==> job 6735: inputs <==
==> flow/design.v <==
module unsigned_nonrestoring #(
    parameter int WIDTH = 32
) (
    input logic go,
    input logic[WIDTH-1:0] divisor,
    input logic[WIDTH-1:0] dividend,
    input logic clk, rst,
    output logic done,
    output logic[WIDTH-1:0] quotient,
    output logic[WIDTH-1:0] remainder,
    output logic divide_by_zero
);
typedef enum logic [1:0] {
    WAIT,
    COMPUTE,
    DONE
} state_t;
state_t next_state, state_R;
logic[WIDTH-1:0] Q_R, next_Q, quotient_R, next_quotient, remainder_R, next_remainder;
logic[WIDTH:0] A_R, next_A, B_R, next_B, B_twos_comp_R, next_B_twos_comp;
logic[$clog2(WIDTH):0] Count_R, next_Count;
logic done_R, next_done;
logic divide_by_zero_R, next_divide_by_zero;
assign done = done_R;
assign divide_by_zero = divide_by_zero_R;
assign quotient = quotient_R;
assign remainder = remainder_R;
always_ff @(posedge clk or posedge rst) begin
    if(rst) begin
        state_R <= WAIT;
        Q_R <= '0;
        A_R <= '0;
        B_R <= '0;
        B_twos_comp_R <= '0;
        Count_R <= '0;
        quotient_R <= '0;
        remainder_R <= '0;
        done_R <= 1'b0;
        divide_by_zero_R <= 1'b0;
    end
    else begin
        state_R <= next_state;
        Q_R <= next_Q;
        A_R <= next_A;
        B_R <= next_B;
        B_twos_comp_R <= next_B_twos_comp;
        Count_R <= next_Count;
        quotient_R <= next_quotient;
        remainder_R <= next_remainder;
        done_R <= next_done;
        divide_by_zero_R <= next_divide_by_zero;
    end
end 
logic[WIDTH:0] A_temp;
always_comb begin
    logic[WIDTH:0] one;
    one = 1;
    A_temp = '0;
    next_Q = Q_R;
    next_A = A_R;
    next_B = B_R;
    next_B_twos_comp = B_twos_comp_R;
    next_Count = Count_R;
    next_remainder = remainder_R;
    next_quotient = quotient_R;
    next_state = state_R;
    next_divide_by_zero = divide_by_zero_R;
    next_done = done_R;
    case(state_R)
        WAIT: begin
            if (go) begin
                if(divisor == 0) begin
                    next_state = DONE;
                    next_done = 1'b1;
                    next_divide_by_zero = 1'b1;
                end
                else begin
                    next_A = '0;
                    next_B = {1'b0,divisor};
                    next_B_twos_comp = ~next_B + one;
                    next_Q = dividend;
                    next_Count = WIDTH;
                    next_state = COMPUTE;
                end
            end
        end
        COMPUTE: begin
            if(A_R[WIDTH]) begin
                A_temp = {A_R[WIDTH-1:0], Q_R[WIDTH-1]};
                next_A = A_temp + B_R;
            end else begin
                A_temp = {A_R[WIDTH-1:0], Q_R[WIDTH-1]};
                next_A = A_temp + B_twos_comp_R;
            end
            next_Q = {Q_R[WIDTH-2:0],~next_A[WIDTH]};
            next_Count = Count_R - 1;
            if(next_Count == 0) begin 
                next_state = DONE;
                if(next_A[WIDTH]) next_remainder = next_A[WIDTH-1:0] + B_R;
                else next_remainder = next_A[WIDTH-1:0];
                next_quotient = next_Q[WIDTH-1:0];
                next_done = 1;
            end
        end
        DONE: begin
            next_done = 0;
            next_divide_by_zero = 1'b0;
            next_state = WAIT;
        end
    endcase
end
endmodule
==> flow/run.sh <==
#!/bin/bash
# the make line also repeats each setting of config.mk as NAME=value (left out here)
make -C /OpenROAD-flow-scripts/flow DESIGN_CONFIG=/design/flow/config.mk WORK_HOME=/design/flow/orfs CLKGATE_MAP_FILE= finish
==> flow/config.mk <==
export PLATFORM = sky130hd
export DESIGN_NAME = unsigned_nonrestoring
export DESIGN_NICKNAME = unsigned_nonrestoring
export VERILOG_FILES = /design/flow/design.v
export SDC_FILE = /design/flow/constraint.sdc
export NUM_CORES = 4
export LEC_CHECK = 0
export CAP_MARGIN = 20
export CORE_MARGIN = 2
export CORE_UTILIZATION = 72
export CTS_CLUSTER_SIZE = 72
export MIN_ROUTING_LAYER = met1
export PLACE_DENSITY = 0.8
export SETUP_SLACK_MARGIN = -0.17
export SLEW_MARGIN = 20
export TNS_END_PERCENT = 70
==> flow/constraint.sdc <==
create_clock -name core_clock -period 5.13 [get_ports {clk}]
set_input_delay 1.0260 -clock core_clock [delete_from_list [all_inputs] [get_ports {clk}]]
set_output_delay 1.0260 -clock core_clock [all_outputs]
set_load 0.01 [all_outputs]
==> inputs of job 9000, as changes to job 6735 <==
CORE_UTILIZATION = 38   (was 72)
CTS_CLUSTER_SIZE = unset   (was 72)
MIN_ROUTING_LAYER = unset   (was met1)
PLACE_DENSITY = unset   (was 0.8)
SETUP_SLACK_MARGIN = unset   (was -0.17)
TNS_END_PERCENT = unset   (was 70)
==> flow/constraint.sdc (replaced) <==
create_clock -name core_clock -period 6.33 [get_ports {clk}]
set_input_delay 1.2660 -clock core_clock [delete_from_list [all_inputs] [get_ports {clk}]]
set_output_delay 1.2660 -clock core_clock [all_outputs]
set_load 0.01 [all_outputs]
==> results <==
Job 9000 completed with no timing, DRC or antenna violations. Job 6735 did not get past global routing (5_1_grt). Area after synthesis is the same in job 6735 and job 9000. Synthesized cell count is the same in job 6735 and job 9000. In job 6735 the die size is smaller than in job 9000, by about 46%.
==> figures <==
	job 6735	job 9000
Result of the run	stopped before the end	finished clean
Stage where the flow stopped	global routing (5_1_grt)	-
Area of the mapped netlist	12420 um^2	12420 um^2
H-Tree Depth	1	1
Overall die area	18320 um^2	34150 um^2
Die Y-Extent	135.4 um	184.8 um
I/O pin cnt	133	133
Post-cts sizing count	25	0
Syn_area_per_cell	9.728 um^2	9.728 um^2
Detailed-placement wirelength estimate	26380 um	23100 um
Cell row count	48	66
Core Area	17060 um^2	32370 um^2
Worst slack at placement	-0.4870 ns	0.4313 ns
Ao+oa area frac	16.50%	16.50%
Post-synthesis share of cell area spent on xor and xnor gates	6.214%	6.214%
GP Congestion	0.9377	0.8825
Cts bufs inserted	22	25
YS chip area	12420 um^2	12420 um^2
Width of the die	135.4 um	184.8 um
Library cell occupying the most area in the post-synthesis netlist	sky130_fd_sc_hd__dfrtp_1	sky130_fd_sc_hd__dfrtp_1
Post-CTS Repair Setup Buffers	9	0
Post-Place Cells	1719	1819
Placed cell areas	14860 um^2	14240 um^2
Starting density of the core	72.84%	38.38%
